==> inputs of run P <==
Design isc_cpu_top, start of the top module:
module isc_cpu_top
(
     clk_i
    ,rst_i
    ,rst_rom_i
    ,mode_sel_i
    ,en_w_rom_i
    ,w_rom_addr_i
    ,w_rom_data_i
    ,instruction_i
    ,reg_watcher_o
    ,pc_o
    ,wb_en_o
    ,wb_addr_1_o
    ,wb_data_1_o
    ,wb_addr_2_o
    ,wb_data_2_o
);
clock: 19.1 ns
lec_check: 0
abc_area: 1
cap_margin: 20
core_margin: 2
core_utilization: 72
cts_cluster_diameter: 224
max_routing_layer: met4
place_density: 0.73
setup_slack_margin: 5.0
slew_margin: 20
tns_end_percent: 5
run.sh (not shown) runs the stock make flow with config.mk's settings and CLKGATE_MAP_FILE=.
==> inputs of run K, as changes to run P <==
ABC_AREA = default   (was 1)
CORE_UTILIZATION = 40   (was 72)
CTS_CLUSTER_DIAMETER = default   (was 224)
MAX_ROUTING_LAYER = default   (was met4)
PLACE_DENSITY = 0.6   (was 0.73)
SETUP_SLACK_MARGIN = default   (was 5.0)
TNS_END_PERCENT = default   (was 5)
==> flow/constraint.sdc (replaced) <==
create_clock -name core_clock -period 40.0 [get_ports {clk_i}]
set_input_delay 8.0000 -clock core_clock [delete_from_list [all_inputs] [get_ports {clk_i}]]
set_output_delay 8.0000 -clock core_clock [all_outputs]
set_load 0.01 [all_outputs]
==> qor summary <==
| item | run K | run P |
|---|---|---|
| Ao+oa area frac | 0.107 | 0.168 |
| # Cells Yosys | 7887 | 10200 |
| Average cell area after synthesis | 11.7 um^2 | 8.81 um^2 |
| Adder-cell area share of the yosys netlist | 0.0516 | 0.0528 |
| Synthesized cell area | 92200 um^2 | 90000 um^2 |
| Distinct cell type count of the synthesized netlist | 90 | 69 |
| Outcome | complete, no violations | aborted with a tool error |
| Failing step | - | global routing |
| Mux share | 0.126 | 0.000667 |
| XOR-XNOR Cells, Area Fraction | 0.0104 | 0.00759 |
| Seq/Total Area, Yosys | 0.506 | 0.518 |
| Effective utilization at floorplan | 0.402 | 0.726 |
| Area of the synthesized netlist per yosys stat | 92200 um^2 | 90000 um^2 |
| Final HPWL DP | 199000 um | 219000 um |

========
==> fjord: inputs <==
Starting RTL as in the previous note.
==> flow/config.mk <==
export PLATFORM = sky130hd
export DESIGN_NAME = isc_cpu_top
export DESIGN_NICKNAME = isc_cpu_top
export VERILOG_FILES = /design/flow/design.v
export SDC_FILE = /design/flow/constraint.sdc
export NUM_CORES = 4
export LEC_CHECK = 0
export ABC_AREA = 1
export CAP_MARGIN = 0
export CELL_PAD_IN_SITES_GLOBAL_PLACEMENT = 0
export CORE_MARGIN = 2
export CORE_UTILIZATION = 72
export CTS_CLUSTER_DIAMETER = 274
export CTS_CLUSTER_SIZE = 62
export MAX_ROUTING_LAYER = met4
export MIN_ROUTING_LAYER = met1
export PLACE_DENSITY_LB_ADDON = 0.04
export SETUP_SLACK_MARGIN = 3.21
export SLEW_MARGIN = 20
==> flow/constraint.sdc <==
create_clock -name core_clock -period 20.0 [get_ports {clk_i}]
set_input_delay 4.0000 -clock core_clock [delete_from_list [all_inputs] [get_ports {clk_i}]]
set_output_delay 4.0000 -clock core_clock [all_outputs]
set_load 0.01 [all_outputs]
==> inputs of zinc, as changes to fjord <==
==> flow/config.mk (replaced) <==
export PLATFORM = sky130hd
export DESIGN_NAME = isc_cpu_top
export DESIGN_NICKNAME = isc_cpu_top
export VERILOG_FILES = /design/flow/design.v
export SDC_FILE = /design/flow/constraint.sdc
export NUM_CORES = 4
export LEC_CHECK = 0
export ABC_AREA = 0
export CAP_MARGIN = 0
export CELL_PAD_IN_SITES_GLOBAL_PLACEMENT = 0
export CORE_MARGIN = 2
export CORE_UTILIZATION = 44
export GPL_ROUTABILITY_DRIVEN = 0
export HOLD_SLACK_MARGIN = 0.04
export MIN_ROUTING_LAYER = met1
export PLACE_DENSITY_LB_ADDON = 0.28
export SETUP_SLACK_MARGIN = -1.87
export SLEW_MARGIN = 20
export TNS_END_PERCENT = 55
==> flow/constraint.sdc (replaced) <==
create_clock -name core_clock -period 37.4 [get_ports {clk_i}]
set_input_delay 7.4800 -clock core_clock [delete_from_list [all_inputs] [get_ports {clk_i}]]
set_output_delay 7.4800 -clock core_clock [all_outputs]
set_load 0.01 [all_outputs]
==> inputs of maple, as changes to fjord <==
==> flow/config.mk (replaced) <==
export PLATFORM = sky130hd
export DESIGN_NAME = isc_cpu_top
export DESIGN_NICKNAME = isc_cpu_top
export VERILOG_FILES = /design/flow/design.v
export SDC_FILE = /design/flow/constraint.sdc
export NUM_CORES = 4
export LEC_CHECK = 0
export ABC_AREA = 1
export CAP_MARGIN = 20
export CORE_MARGIN = 2
export CORE_UTILIZATION = 72
export CTS_CLUSTER_SIZE = 64
export HOLD_SLACK_MARGIN = -0.1
export MAX_ROUTING_LAYER = met4
export PLACE_DENSITY = 0.66
export SLEW_MARGIN = 20
export TNS_END_PERCENT = 5
==> flow/constraint.sdc (replaced) <==
create_clock -name core_clock -period 20.3 [get_ports {clk_i}]
set_input_delay 4.0600 -clock core_clock [delete_from_list [all_inputs] [get_ports {clk_i}]]
set_output_delay 4.0600 -clock core_clock [all_outputs]
set_load 0.01 [all_outputs]
==> impl_metrics.py <==
# Auto-generated metrics
metrics = {
    "status": {
        "outcome": "did not finish",
        "flow.stopped_at": "global routing",
        "error_line": "[ERROR GRT-0232] Routing congestion too high. Check the congestion heatmap in the GUI.",
    },
    "die": {
        "core_sq_um": 124000,
    },
    "logic_synthesis": {
        "syn_nets": 10640,
        "synth.area.top_cells": "edfxtp_1 (48%), nor2_1 (8.5%), nand2_1 (6.0%)",
        "ys_sh_simple_pct": 18.48,
        "syn_avg_cell_area_sq_um": 8.811,
        "ys_sh_adder_pct": 5.280,
    },
}
# the run above: fjord

==> impl_metrics.py <==
# Flow results
metrics = {
    "status": {
        "outcome": "complete, but fails checks",
        "violatedChecks": "setup timing",
    },
    "logic_synthesis": {
        "syn_avg_cell_area_sq_um": 8.811,
        "ys_sh_adder_pct": 5.280,
        "syn_nets": 10640,
    },
    "timing": {
        "fin_ws_ns": -3.159,
        "setup-violations-final": 2,
    },
    "die": {
        "core_sq_um": 124000,
    },
}
# the run above: maple

==> impl_metrics.py <==
# Flow results
metrics = {
    "logic_synthesis": {
        "syn_nets": 8307,
        "syn_avg_cell_area_sq_um": 11.69,
        "ys_sh_simple_pct": 16.34,
        "ys_sh_adder_pct": 5.158,
    },
    "status": {
        "outcome": "timing/DRC/antenna clean",
    },
}
# the run above: zinc


========
==> inputs of job 115 <==
Starting RTL as in the previous note.
Settings: LEC_CHECK=0, CAP_MARGIN=20, CORE_MARGIN=2, CORE_UTILIZATION=72, MAX_ROUTING_LAYER=met4, PLACE_DENSITY=0.6, SETUP_SLACK_MARGIN=5.0, SLEW_MARGIN=20, TNS_END_PERCENT=5; clock period 19.1 ns.
==> job 3595 (differences from job 115) <==
ABC_AREA = 1   (was unset)
CAP_MARGIN = 10   (was 20)
CELL_PAD_IN_SITES_DETAIL_PLACEMENT = 2   (was unset)
CORE_MARGIN = 7   (was 2)
CORE_UTILIZATION = 60   (was 72)
CTS_CLUSTER_DIAMETER = 70   (was unset)
CTS_CLUSTER_SIZE = 94   (was unset)
GPL_ROUTABILITY_DRIVEN = 1   (was unset)
GPL_TIMING_DRIVEN = 1   (was unset)
MAX_ROUTING_LAYER = unset   (was met4)
MIN_ROUTING_LAYER = met2   (was unset)
PLACE_DENSITY = unset   (was 0.6)
PLACE_DENSITY_LB_ADDON = 0.23   (was unset)
SETUP_SLACK_MARGIN = unset   (was 5.0)
TNS_END_PERCENT = unset   (was 5)
==> flow/constraint.sdc (replaced) <==
create_clock -name core_clock -period 46.2 [get_ports {clk_i}]
set_input_delay 9.2400 -clock core_clock [delete_from_list [all_inputs] [get_ports {clk_i}]]
set_output_delay 9.2400 -clock core_clock [all_outputs]
set_load 0.01 [all_outputs]
==> job 7819 (differences from job 115) <==
HOLD_SLACK_MARGIN = -0.09   (was unset)
MAX_ROUTING_LAYER = unset   (was met4)
PLACE_DENSITY = 0.66   (was 0.6)
SETUP_SLACK_MARGIN = 2.7   (was 5.0)
==> flow/constraint.sdc (replaced) <==
create_clock -name core_clock -period 19.4 [get_ports {clk_i}]
set_input_delay 3.8800 -clock core_clock [delete_from_list [all_inputs] [get_ports {clk_i}]]
set_output_delay 3.8800 -clock core_clock [all_outputs]
set_load 0.01 [all_outputs]
==> summary.txt <==
AND/OR/NAND/NOR Cells, Area Fraction = 18.48%
Status = did not finish
Post-synth top cells = nor2_1, edfxtp_1, nand2_1
Halt Stage = detailed placement (3_5_place_dp)
XOR/XNOR Area Share = 0.7586%
Top-area cell type share of the netlist area = 48.29%
First Err = Error: detail_place.tcl, 38 bad optional access
Num rows = 142
Floorplan Core Area = 149400 um2
# the run above: job 3595

==> summary.txt <==
Status = did not finish
Post-synth top cells = edfxtp_1, and2_1, nand2_1
XOR/XNOR Area Share = 1.036%
Yosys cell types = 90
Num rows = 131
First Err = [ERROR GRT-0228] Horizontal edge usage exceeds the maximum allowed. (8, 13) usage=65535 limit=3200
AND/OR/NAND/NOR Cells, Area Fraction = 16.34%
Floorplan Core Area = 127400 um2
Halt Stage = global routing (5_1_grt)
# the run above: job 7819

==> summary.txt <==
Status = complete, but fails checks
Fail Reasons = setup timing
Final setup violation count = 3
Setup slack after layout = -5.094 ns
AND/OR/NAND/NOR Cells, Area Fraction = 16.34%
XOR/XNOR Area Share = 1.036%
Floorplan Core Area = 127400 um2
Num rows = 131
# the run above: job 115


========
==> build 5 <==
isc_cpu_top again, from the RTL that the note above started with.
==> flow/config.mk <==
export PLATFORM = sky130hd
export DESIGN_NAME = isc_cpu_top
export DESIGN_NICKNAME = isc_cpu_top
export VERILOG_FILES = /design/flow/design.v
export SDC_FILE = /design/flow/constraint.sdc
export NUM_CORES = 4
export LEC_CHECK = 0
export ABC_AREA = 1
export CAP_MARGIN = 0
export CELL_PAD_IN_SITES_GLOBAL_PLACEMENT = 2
export CORE_ASPECT_RATIO = 1.24
export CORE_MARGIN = 8
export CORE_UTILIZATION = 44
export CTS_CLUSTER_DIAMETER = 348
export GPL_ROUTABILITY_DRIVEN = 0
export GPL_TIMING_DRIVEN = 1
export HOLD_SLACK_MARGIN = 0.13
export MAX_ROUTING_LAYER = met4
export MIN_ROUTING_LAYER = met1
export PLACE_DENSITY_LB_ADDON = 0.28
export SETUP_SLACK_MARGIN = -1.87
export SLEW_MARGIN = 5
export TNS_END_PERCENT = 55
==> flow/constraint.sdc <==
create_clock -name core_clock -period 37.4 [get_ports {clk_i}]
set_input_delay 7.4800 -clock core_clock [delete_from_list [all_inputs] [get_ports {clk_i}]]
set_output_delay 7.4800 -clock core_clock [all_outputs]
set_load 0.01 [all_outputs]
==> build 80: changes against build 5 <==
ABC_AREA = unset   (was 1)
CAP_MARGIN = 20   (was 0)
CELL_PAD_IN_SITES_GLOBAL_PLACEMENT = unset   (was 2)
CORE_ASPECT_RATIO = unset   (was 1.24)
CORE_MARGIN = 2   (was 8)
CORE_UTILIZATION = 62   (was 44)
CTS_CLUSTER_DIAMETER = unset   (was 348)
GPL_ROUTABILITY_DRIVEN = unset   (was 0)
GPL_TIMING_DRIVEN = unset   (was 1)
HOLD_SLACK_MARGIN = unset   (was 0.13)
MAX_ROUTING_LAYER = unset   (was met4)
MIN_ROUTING_LAYER = unset   (was met1)
PLACE_DENSITY = 0.6   (was unset)
PLACE_DENSITY_LB_ADDON = unset   (was 0.28)
SETUP_SLACK_MARGIN = unset   (was -1.87)
SLEW_MARGIN = 20   (was 5)
TNS_END_PERCENT = unset   (was 55)
==> flow/constraint.sdc (replaced) <==
create_clock -name core_clock -period 34.3 [get_ports {clk_i}]
set_input_delay 6.8600 -clock core_clock [delete_from_list [all_inputs] [get_ports {clk_i}]]
set_output_delay 6.8600 -clock core_clock [all_outputs]
set_load 0.01 [all_outputs]
==> trial 25: changes against build 5 <==
ABC_AREA = unset   (was 1)
CAP_MARGIN = 20   (was 0)
CELL_PAD_IN_SITES_GLOBAL_PLACEMENT = unset   (was 2)
CORE_ASPECT_RATIO = unset   (was 1.24)
CORE_MARGIN = 2   (was 8)
CORE_UTILIZATION = 72   (was 44)
CTS_CLUSTER_DIAMETER = unset   (was 348)
GPL_ROUTABILITY_DRIVEN = unset   (was 0)
GPL_TIMING_DRIVEN = unset   (was 1)
HOLD_SLACK_MARGIN = -0.09   (was 0.13)
MAX_ROUTING_LAYER = unset   (was met4)
MIN_ROUTING_LAYER = unset   (was met1)
PLACE_DENSITY = 0.66   (was unset)
PLACE_DENSITY_LB_ADDON = unset   (was 0.28)
SETUP_SLACK_MARGIN = unset   (was -1.87)
SLEW_MARGIN = 20   (was 5)
TNS_END_PERCENT = 5   (was 55)
==> flow/constraint.sdc (replaced) <==
create_clock -name core_clock -period 20.7 [get_ports {clk_i}]
set_input_delay 4.1400 -clock core_clock [delete_from_list [all_inputs] [get_ports {clk_i}]]
set_output_delay 4.1400 -clock core_clock [all_outputs]
set_load 0.01 [all_outputs]
==> results.txt <==
Item: results of the latest flow run.

- Along the critical path, the tally of buffer and inverter instances is 30.
- For the completed layout, the total cell area is recorded as 104000 um^2.
- The run finished, with violations left.
- The kind of cell with the highest combined delay along the critical path is AND-OR/OR-AND gates.
- In this build the clock could be raised as far as 40.9 MHz.
- Setup repair after global routing could not meet its margin everywhere.
- The global routing report lists met2 layer usage as 75.3%.
- For reference, the top cells by count after synthesis are edfxtp_1 (1448), and2_1 (1114), nand2_1 (576).
- Of the synthesized area, sequential elements account for 50.6%.
- The run did not pass the layout checks because of negative setup slack.
- The critical path in the final layout is reported with a setup slack of -3760 ps.
- Measured along the x axis, the die boundary spans 362 um.
- The count of final setup violators is 3.
the above is filed under trial 25

==> results.txt <==
Item: results of the latest flow run.

- The die width is 422 um.
- The critical path in the final layout is reported with a setup slack of 5760 ps.
- The final report lists the setup-violating endpoint count as 0.
- Setup repair after global routing left no endpoint under its margin.
- For reference, the top cells by count after synthesis are nor2_1 (2033), edfxtp_1 (1448), nand2_1 (1431).
- The largest delay contributor family on the critical path is simple AND/OR/NAND/NOR gates.
- Sequential elements use 51.8% of the synthesized area.
- The flow ran to the end and the layout has no timing, DRC or antenna violations.
the above is filed under build 5

==> results.txt <==
Item: results of the latest flow run.

- The horizontal die dimension reported for this design is 390 um.
- Sorting the synthesized cells by how often they occur yields edfxtp_1 (1448), and2_1 (1114), nand2_1 (576).
- The number of buffer and inverter instances along the worst setup path is 8.
- The run finished with no timing, DRC or antenna violations.
- The share of synthesized area occupied by flip-flops and latches is 50.6%.
- The cell family contributing the most delay on the critical path is AND-OR/OR-AND gates.
- The net count after synthesis is 8307.
- The peak clock frequency supported by timing is 31.2 MHz.
- In the final report, the number of endpoints failing setup comes to 0.
- Summed over all nets, wire length on met2 after detailed routing comes to 136000 um.
- The layout report gives the multi-input gate share of total cell area as 42.5%.
- The worst-case setup margin in the final layout is 2300 ps.
- The finished layout cell area is 100000 um^2.
- The topmost layer with routed signal wires is met5.
- Setup repair after global routing left no endpoint under its margin.
the above is filed under build 80


========
==> run a <==
isc_cpu_top again, from the RTL that the note above started with.
export LEC_CHECK = 0
export CAP_MARGIN = 20
export CORE_MARGIN = 2
export CORE_UTILIZATION = 72
export CTS_CLUSTER_DIAMETER = 26
export CTS_CLUSTER_SIZE = 49
export PLACE_DENSITY = 0.64
export SETUP_SLACK_MARGIN = 4.56
export SLEW_MARGIN = 20
create_clock -name core_clock -period 19.9 [get_ports {clk_i}]
==> run b: changes against run a <==
==> flow/config.mk (replaced) <==
export PLATFORM = sky130hd
export DESIGN_NAME = isc_cpu_top
export DESIGN_NICKNAME = isc_cpu_top
export VERILOG_FILES = /design/flow/design.v
export SDC_FILE = /design/flow/constraint.sdc
export NUM_CORES = 4
export LEC_CHECK = 0
export CAP_MARGIN = 20
export CORE_MARGIN = 2
export CORE_UTILIZATION = 40
export PLACE_DENSITY = 0.6
export SLEW_MARGIN = 20
==> flow/constraint.sdc (replaced) <==
create_clock -name core_clock -period 49.9 [get_ports {clk_i}]
set_input_delay 9.9800 -clock core_clock [delete_from_list [all_inputs] [get_ports {clk_i}]]
set_output_delay 9.9800 -clock core_clock [all_outputs]
set_load 0.01 [all_outputs]
==> run c: changes against run a <==
==> flow/config.mk (replaced) <==
export PLATFORM = sky130hd
export DESIGN_NAME = isc_cpu_top
export DESIGN_NICKNAME = isc_cpu_top
export VERILOG_FILES = /design/flow/design.v
export SDC_FILE = /design/flow/constraint.sdc
export NUM_CORES = 4
export LEC_CHECK = 0
export CAP_MARGIN = 20
export CORE_MARGIN = 2
export CORE_UTILIZATION = 58
export SETUP_SLACK_MARGIN = 5.0
export SLEW_MARGIN = 20
==> flow/constraint.sdc (replaced) <==
create_clock -name core_clock -period 22.5 [get_ports {clk_i}]
set_input_delay 4.5000 -clock core_clock [delete_from_list [all_inputs] [get_ports {clk_i}]]
set_output_delay 4.5000 -clock core_clock [all_outputs]
set_load 0.01 [all_outputs]
==> summary of the runs <==
In run b the non-clock buffer count is lower than in run c, by 492.
Between run b and run c, the lower core utilization is in run b (gap 23 points).
Clock-buffer cell count: run c is higher than run b (4).
Run b went through all stages and came out clean. Run c completed, yet does not pass: negative setup slack. Run a aborted during global routing.
Cell count: run b is larger than run c (about 4.3%).
Against run c, the wire length of run b is larger by 1.8%.
Die size, lowest first: run a, run c, run b.
Between run b and run c, the lower worst setup slack is in run c (gap 18 ns).
Worst hold slack: run b is better than run c (0.0061 ns).
==> figures <==
| metric | run c | run b | run a |
|---|---|---|---|
| Status | finished with violations | timing/DRC/antenna clean | stopped before the end |
| Failing step | - | - | global routing |
| Reasons for failing layout checks | negative setup slack | - | - |
| Top Metal Used | met5 | met5 | - |
| Signal inverters | 192 | 192 | - |
| TritonCTS clock tree | built | built | - |
| Destination of the worst register-to-register timing path | alu.w_reg_data_2_o[0]$_SDFFE_PP0P_ | alu.w_reg_data_2_o[0]$_SDFFE_PP0P_ | - |
| Clock buffer count in the final layout | 233 | 229 | - |
| DRC Markers | 0 | 0 | - |
| Sequential share of cell area | 44.1% | 46.0% | - |
| Final period utilization | 107% | 66.6% | - |
| Number of tapcells | 2072 | 3026 | - |
| Largest buffer count on any clock path | 3 | 3 | 4 |
| Transition time at the pin with the least slew margin | 1.23 ns | 1.22 ns | - |
| Worst setup path class | reg2reg | reg2reg | - |
| Init Core Util | 58.3% | 40.2% | 72.4% |
